==> flow/design.v (excerpt) <==
module cu_engine (
    input  clk, nrst,
    input  [71:0] filter, 
    input  [23:0] data_in,
    input  [ 8:0] pe_en_ctrl,
    output [15:0] pe_out
);
    reg [23:0] dff [0:1];
    wire [143:0] psum;
    pe pe00 (.clk(clk), .en(pe_en_ctrl[0]), .a(data_in[ 7: 0]), .b(filter[ 7: 0]), .out(psum[15: 0]));
    pe pe10 (.clk(clk), .en(pe_en_ctrl[1]), .a(data_in[15: 8]), .b(filter[15: 8]), .out(psum[31:16]));
    pe pe20 (.clk(clk), .en(pe_en_ctrl[2]), .a(data_in[23:16]), .b(filter[23:16]), .out(psum[47:32]));
    pe pe01 (.clk(clk), .en(pe_en_ctrl[3]), .a(dff[0][ 7: 0]), .b(filter[31:24]), .out(psum[63:48]));
    pe pe11 (.clk(clk), .en(pe_en_ctrl[4]), .a(dff[0][15: 8]), .b(filter[39:32]), .out(psum[79:64]));
    pe pe21 (.clk(clk), .en(pe_en_ctrl[5]), .a(dff[0][23:16]), .b(filter[47:40]), .out(psum[95:80]));
    pe pe02 (.clk(clk), .en(pe_en_ctrl[6]), .a(dff[1][ 7: 0]), .b(filter[55:48]), .out(psum[111: 96]));
    pe pe12 (.clk(clk), .en(pe_en_ctrl[7]), .a(dff[1][15: 8]), .b(filter[63:56]), .out(psum[127:112]));
    pe pe22 (.clk(clk), .en(pe_en_ctrl[8]), .a(dff[1][23:16]), .b(filter[71:64]), .out(psum[143:128]));
    always @(posedge clk) begin
        if (!nrst) begin
            dff[0] <= 0;
            dff[1] <= 0;
        end else begin
            dff[0] <= data_in;
            dff[1] <= dff[0]; 
        end
    end
    assign pe_out = psum[15:0] + psum[31:16] + psum[47:32] + psum[63:48] + psum[79:64] + psum[95:80] + psum[111:96] + psum[127:112] + psum[143:128];
endmodule
Size: roughly 2,900 cells after synthesis, roughly 190 flip-flops.
clock: 6.2 ns
lec_check: 0
cap_margin: 20
core_margin: 2
core_utilization: 66
cts_cluster_diameter: 148
cts_cluster_size: 98
place_density: 0.42
setup_slack_margin: -0.6
slew_margin: 20
run.sh (not shown) runs the stock make flow with config.mk's settings and CLKGATE_MAP_FILE=.
The first run completed and failed the layout checks on setup timing.
Change:
ABC_AREA = 1   (was unset)
CELL_PAD_IN_SITES_GLOBAL_PLACEMENT = 3   (was unset)
CORE_MARGIN = 9   (was 2)
CORE_UTILIZATION = 40   (was 66)
CTS_CLUSTER_DIAMETER = 275   (was 148)
CTS_CLUSTER_SIZE = 53   (was 98)
GPL_TIMING_DRIVEN = 0   (was unset)
HOLD_SLACK_MARGIN = 0.11   (was unset)
MIN_ROUTING_LAYER = met2   (was unset)
PLACE_DENSITY = unset   (was 0.42)
PLACE_DENSITY_LB_ADDON = 0.07   (was unset)
SETUP_SLACK_MARGIN = unset   (was -0.6)
SLEW_MARGIN = 10   (was 20)
What happened: The changed run finished with timing, DRC and antenna clean; sequential share of layout area decreases by 0.52 points; utilization decreases by 30 points; final cell count increases by 37%; via count increases by 58%; cell area increases by 4.3%; die area increases by 92%; hold slack gains 130 ps; combinational power increases by 19%; clock-buffer cell count decreases by 3; first-iteration DRC count increases to 4.3 times its value; setup slack gains 400 ps.
Change:
ABC_AREA = unset   (was 1)
CELL_PAD_IN_SITES_GLOBAL_PLACEMENT = unset   (was 3)
CORE_MARGIN = 2   (was 9)
CORE_UTILIZATION = 11   (was 40)
CTS_CLUSTER_DIAMETER = unset   (was 275)
CTS_CLUSTER_SIZE = unset   (was 53)
GPL_TIMING_DRIVEN = unset   (was 0)
HOLD_SLACK_MARGIN = unset   (was 0.11)
MIN_ROUTING_LAYER = unset   (was met2)
PLACE_DENSITY_LB_ADDON = unset   (was 0.07)
SLEW_MARGIN = 20   (was 10)
clock period = 7.95 ns   (was 6.2 ns; I/O delays follow)
Effect: Wire length rose by 1.5%; utilization goes down by 30 points; cell area goes up by 6.4%; total power decreases by 26%.

== oak ==
cu_engine again, from the RTL that the note above started with.
==> flow/config.mk <==
export PLATFORM = sky130hd
export DESIGN_NAME = cu_engine
export DESIGN_NICKNAME = cu_engine
export VERILOG_FILES = /design/flow/design.v
export SDC_FILE = /design/flow/constraint.sdc
export NUM_CORES = 4
export LEC_CHECK = 0
export CAP_MARGIN = 20
export CORE_MARGIN = 2
export CORE_UTILIZATION = 66
export CTS_CLUSTER_DIAMETER = 330
export CTS_CLUSTER_SIZE = 99
export PLACE_DENSITY = 0.35
export SLEW_MARGIN = 20
export TNS_END_PERCENT = 5
==> flow/constraint.sdc <==
create_clock -name core_clock -period 3.81 [get_ports {clk}]
set_input_delay 0.7620 -clock core_clock [delete_from_list [all_inputs] [get_ports {clk}]]
set_output_delay 0.7620 -clock core_clock [all_outputs]
set_load 0.01 [all_outputs]
Final checks on oak, whose flow otherwise completed, came back failing, citing setup timing.
Relative to oak, the following input files were edited for pine:
diff --git a/flow/config.mk b/flow/config.mk
--- a/flow/config.mk
+++ b/flow/config.mk
@@ -7,0 +8 @@
+export ABC_AREA = 1
@@ -10,4 +11,2 @@
-export CORE_UTILIZATION = 66
-export CTS_CLUSTER_DIAMETER = 330
-export CTS_CLUSTER_SIZE = 99
-export PLACE_DENSITY = 0.35
+export CORE_UTILIZATION = 68
+export PLACE_DENSITY = 0.36
@@ -15 +13,0 @@
-export TNS_END_PERCENT = 5
==> flow/constraint.sdc <==
create_clock -name core_clock -period 6.8 [get_ports {clk}]
set_input_delay 1.3600 -clock core_clock [delete_from_list [all_inputs] [get_ports {clk}]]
set_output_delay 1.3600 -clock core_clock [all_outputs]
set_load 0.01 [all_outputs]
Results
pine reached the end of the flow, and the finished layout is clean on the timing, DRC and antenna checks. Against oak as the reference, pine delivers a higher wire length of the first global-routing pass. met1 usage in global routing came out higher on pine than on oak. Layout overhead on the synthesized area ends up lower on pine. Relative to oak, the vias per cell measured on pine has decreased by a few percent. The data arrival time of the critical path in pine was higher than what oak gave. pine ends up with a total die size that is 3.1% higher than in oak. pine: global-route usage is 1.3 points lower than what oak reported. Summary of pine over oak: portion of total power attributed to sequential cells picked up an extra 1.8 points, post-synthesis instance area went up 0.0017 mm², setup slack of the critical path after layout saw an increase, required time reported for the critical path endpoint saw an increase.
Input changes introduced in birch (baseline for comparison: pine):
diff --git a/flow/config.mk b/flow/config.mk
--- a/flow/config.mk
+++ b/flow/config.mk
@@ -8 +7,0 @@
-export ABC_AREA = 1
@@ -11,2 +10 @@
-export CORE_UTILIZATION = 68
-export PLACE_DENSITY = 0.36
+export CORE_UTILIZATION = 44
==> flow/constraint.sdc <==
create_clock -name core_clock -period 6.07 [get_ports {clk}]
set_input_delay 1.2140 -clock core_clock [delete_from_list [all_inputs] [get_ports {clk}]]
set_output_delay 1.2140 -clock core_clock [all_outputs]
set_load 0.01 [all_outputs]
==> comparison <==
Comparing birch and pine, clock buffer instance count of the final layout is lower on birch.
Against pine, birch comes in 0.59% higher on wire length on met2.
Compared with pine, in birch area figure in the yosys stat output went down by about 6%, final wirelength dropped about 6%, clock share of power rose 0.5 points, post-layout total power increased 8.1%.
birch went all the way through the flow, and no timing, DRC or antenna check failed.
Inputs modified between birch and maple:
diff --git a/flow/config.mk b/flow/config.mk
--- a/flow/config.mk
+++ b/flow/config.mk
@@ -10 +10,4 @@
-export CORE_UTILIZATION = 44
+export CORE_UTILIZATION = 72
+export CTS_CLUSTER_SIZE = 50
+export MAX_ROUTING_LAYER = met4
+export PLACE_DENSITY = 0.67
==> flow/constraint.sdc <==
create_clock -name core_clock -period 5.11 [get_ports {clk}]
set_input_delay 1.0220 -clock core_clock [delete_from_list [all_inputs] [get_ports {clk}]]
set_output_delay 1.0220 -clock core_clock [all_outputs]
set_load 0.01 [all_outputs]
Findings:
- The layout from maple, despite a flow that completed every stage, fails the layout checks, with the failing checks listed as setup timing.
- Net switching fraction of the power (higher): maple
- The number of clock-tree buffers in the layout number comes out lower for maple vs birch.
- maple -> birch: final worst hold slack flat
For cedar, these inputs were changed with respect to maple:
diff --git a/flow/config.mk b/flow/config.mk
--- a/flow/config.mk
+++ b/flow/config.mk
@@ -10,4 +10 @@
-export CORE_UTILIZATION = 72
-export CTS_CLUSTER_SIZE = 50
-export MAX_ROUTING_LAYER = met4
-export PLACE_DENSITY = 0.67
+export CORE_UTILIZATION = 40
==> flow/constraint.sdc <==
create_clock -name core_clock -period 6.2 [get_ports {clk}]
set_input_delay 1.2400 -clock core_clock [delete_from_list [all_inputs] [get_ports {clk}]]
set_output_delay 1.2400 -clock core_clock [all_outputs]
set_load 0.01 [all_outputs]
Findings:
Nothing crashed in maple and all stages finished; the problem is that the final layout failed, the offending checks being setup timing. cedar completed every stage of the flow, and the final layout passed the timing, DRC and antenna checks. In the floorplan summary, cedar is listed with a die area greater than that of maple. X dimension of the die grows by more than a quarter when moving from maple to cedar. | area taken by multi-input logic gates | lower: cedar |. Power share of the clock group | cedar above maple. The wire length in maple is 1.11 times that in cedar.

Starting RTL as in the previous note.
==> flow/design.v (excerpt) <==
module cu_engine (
    input  clk, nrst,
    input  [71:0] filter, 
    input  [23:0] data_in,
    input  [ 8:0] pe_en_ctrl,
    output [15:0] pe_out
);
clock: 10.6 ns
lec_check: 0
abc_area: 1
cap_margin: 0
cell_pad_in_sites_detail_placement: 1
cell_pad_in_sites_global_placement: 3
core_aspect_ratio: 0.91
core_margin: 2
core_utilization: 32
cts_cluster_diameter: 210
gpl_routability_driven: 1
gpl_timing_driven: 1
max_routing_layer: met4
min_routing_layer: met1
setup_slack_margin: 0.84
slew_margin: 20
tns_end_percent: 60
Then changed:
Settings changed: ABC_AREA 1 to not set, CAP_MARGIN 0 to 20, CELL_PAD_IN_SITES_DETAIL_PLACEMENT 1 to not set, CORE_ASPECT_RATIO 0.91 to not set, CORE_MARGIN 2 to 4, CORE_UTILIZATION 32 to 36, CTS_CLUSTER_DIAMETER 210 to 52, MAX_ROUTING_LAYER met4 to met5, MIN_ROUTING_LAYER met1 to not set, SETUP_SLACK_MARGIN 0.84 to not set, TNS_END_PERCENT 60 to not set.
Clock period 10.6 ns to 6.05 ns, I/O delays scaled along.
Effect:
- global-route usage is lower by 1.2 points
- wire length is lower by 17%
- clock skew stays flat
- hold slack gets better by 0.013 ns
- synthesized cell count is lower by 26%
- flip-flop count stays the same
- non-clock buffer count is higher by 63
Then changed:
Settings changed: ABC_AREA set to 1, CELL_PAD_IN_SITES_GLOBAL_PLACEMENT 3 to not set, CORE_MARGIN 4 to 2, CORE_UTILIZATION 36 to 72, CTS_CLUSTER_DIAMETER 52 to not set, GPL_ROUTABILITY_DRIVEN 1 to 0, GPL_TIMING_DRIVEN 1 to not set, MAX_ROUTING_LAYER met5 to not set, TNS_END_PERCENT set to 10.
Clock period 6.05 ns to 3.7 ns, I/O delays scaled along.
What happened: Now the flow reached the layout checks and failed them: negative setup slack. Sequential power increases by 62%. Design area increases by about 15%. Worst setup slack got worse by 1.8 ns. Cell count increases by 19%. Synthesized area increases by about 6%. Critical path depth decreases by 2. Clock power increases by 67%. Global-route usage increases by 23 points. Worst hold slack improved by 0.0042 ns. Routed wire length increases by 31%.
Then changed:
Settings changed: ABC_AREA 1 to not set, CORE_UTILIZATION 72 to 65, GPL_ROUTABILITY_DRIVEN 0 to not set, MAX_ROUTING_LAYER set to met4, TNS_END_PERCENT 10 to not set.
Clock period 3.7 ns to 5.19 ns, I/O delays scaled along.
Result: The new run completed and failed the layout checks on negative setup slack. Sequential power goes down by 28%. Worst hold slack got worse by 0.018 ns. First-iteration DRC count goes down by 73%. Worst setup slack improved by 1.1 ns.

The RTL this note starts from:
==> flow/design.v <==
module pe (
    input clk, en,
    input      [7:0] a, b,
    output reg [15:0] out
);
    always @(posedge clk) begin
        if (en) begin
            out <= a*b;
        end else begin  
            out <= 0;
        end
    end
endmodule
module cu_engine (
    input  clk, nrst,
    input  [71:0] filter, 
    input  [23:0] data_in,
    input  [ 8:0] pe_en_ctrl,
    output [15:0] pe_out
);
    reg [23:0] dff [0:1];
    wire [143:0] psum;
    pe pe00 (.clk(clk), .en(pe_en_ctrl[0]), .a(data_in[ 7: 0]), .b(filter[ 7: 0]), .out(psum[15: 0]));
    pe pe10 (.clk(clk), .en(pe_en_ctrl[1]), .a(data_in[15: 8]), .b(filter[15: 8]), .out(psum[31:16]));
    pe pe20 (.clk(clk), .en(pe_en_ctrl[2]), .a(data_in[23:16]), .b(filter[23:16]), .out(psum[47:32]));
    pe pe01 (.clk(clk), .en(pe_en_ctrl[3]), .a(dff[0][ 7: 0]), .b(filter[31:24]), .out(psum[63:48]));
    pe pe11 (.clk(clk), .en(pe_en_ctrl[4]), .a(dff[0][15: 8]), .b(filter[39:32]), .out(psum[79:64]));
    pe pe21 (.clk(clk), .en(pe_en_ctrl[5]), .a(dff[0][23:16]), .b(filter[47:40]), .out(psum[95:80]));
    pe pe02 (.clk(clk), .en(pe_en_ctrl[6]), .a(dff[1][ 7: 0]), .b(filter[55:48]), .out(psum[111: 96]));
    pe pe12 (.clk(clk), .en(pe_en_ctrl[7]), .a(dff[1][15: 8]), .b(filter[63:56]), .out(psum[127:112]));
    pe pe22 (.clk(clk), .en(pe_en_ctrl[8]), .a(dff[1][23:16]), .b(filter[71:64]), .out(psum[143:128]));
    always @(posedge clk) begin
        if (!nrst) begin
            dff[0] <= 0;
            dff[1] <= 0;
        end else begin
            dff[0] <= data_in;
            dff[1] <= dff[0]; 
        end
    end
    assign pe_out = psum[15:0] + psum[31:16] + psum[47:32] + psum[63:48] + psum[79:64] + psum[95:80] + psum[111:96] + psum[127:112] + psum[143:128];
endmodule
==> flow/config.mk <==
export PLATFORM = sky130hd
export DESIGN_NAME = cu_engine
export DESIGN_NICKNAME = cu_engine
export VERILOG_FILES = /design/flow/design.v
export SDC_FILE = /design/flow/constraint.sdc
export NUM_CORES = 4
export LEC_CHECK = 0
export CAP_MARGIN = 15
export CORE_MARGIN = 2
export CORE_UTILIZATION = 68
export CTS_CLUSTER_DIAMETER = 29
export CTS_CLUSTER_SIZE = 35
export MAX_ROUTING_LAYER = met4
export SETUP_SLACK_MARGIN = 1.0
export SLEW_MARGIN = 20
==> flow/constraint.sdc <==
create_clock -name core_clock -period 3.99 [get_ports {clk}]
set_input_delay 0.7980 -clock core_clock [delete_from_list [all_inputs] [get_ports {clk}]]
set_output_delay 0.7980 -clock core_clock [all_outputs]
set_load 0.01 [all_outputs]
The baseline never finished: it broke off in global routing (5_1_grt), error ODB-0269.
Rerun with:
CTS_CLUSTER_DIAMETER = 362   (was 29)
CTS_CLUSTER_SIZE = 61   (was 35)
SETUP_SLACK_MARGIN = -0.38   (was 1.0)
TNS_END_PERCENT = 5   (was unset)
This time the run finished but failed the layout checks on negative setup slack.
Die size is unchanged.
Synthesized area does not change.
Synthesized cell count is unchanged.
Rerun with:
CAP_MARGIN = 20   (was 15)
CORE_UTILIZATION = 70   (was 68)
CTS_CLUSTER_DIAMETER = 142   (was 362)
CTS_CLUSTER_SIZE = 36   (was 61)
MAX_ROUTING_LAYER = unset   (was met4)
SETUP_SLACK_MARGIN = unset   (was -0.38)
clock period = 3.47 ns   (was 3.99 ns; I/O delays follow)
Effect: The new run finished with negative setup slack left. Worst setup slack is worse by 0.54 ns. First-iteration DRC count rose by 14%. Cell count is about the same.
Rerun with:
ABC_AREA = 1   (was unset)
CORE_UTILIZATION = 71   (was 70)
CTS_CLUSTER_DIAMETER = unset   (was 142)
CTS_CLUSTER_SIZE = 100   (was 36)
PLACE_DENSITY = 0.37   (was unset)
clock period = 4.16 ns   (was 3.47 ns; I/O delays follow)
The changed run produced a layout that fails on negative setup slack. Non-clock buffer count came out lower by 53. Cell area rose slightly. Count of clock-buffer cells in the layout falls by 2. Power is lower by roughly a tenth. Global-route usage is about the same. Routed wire length increases by a few percent.
Power is estimated from default activity; no workload was simulated.
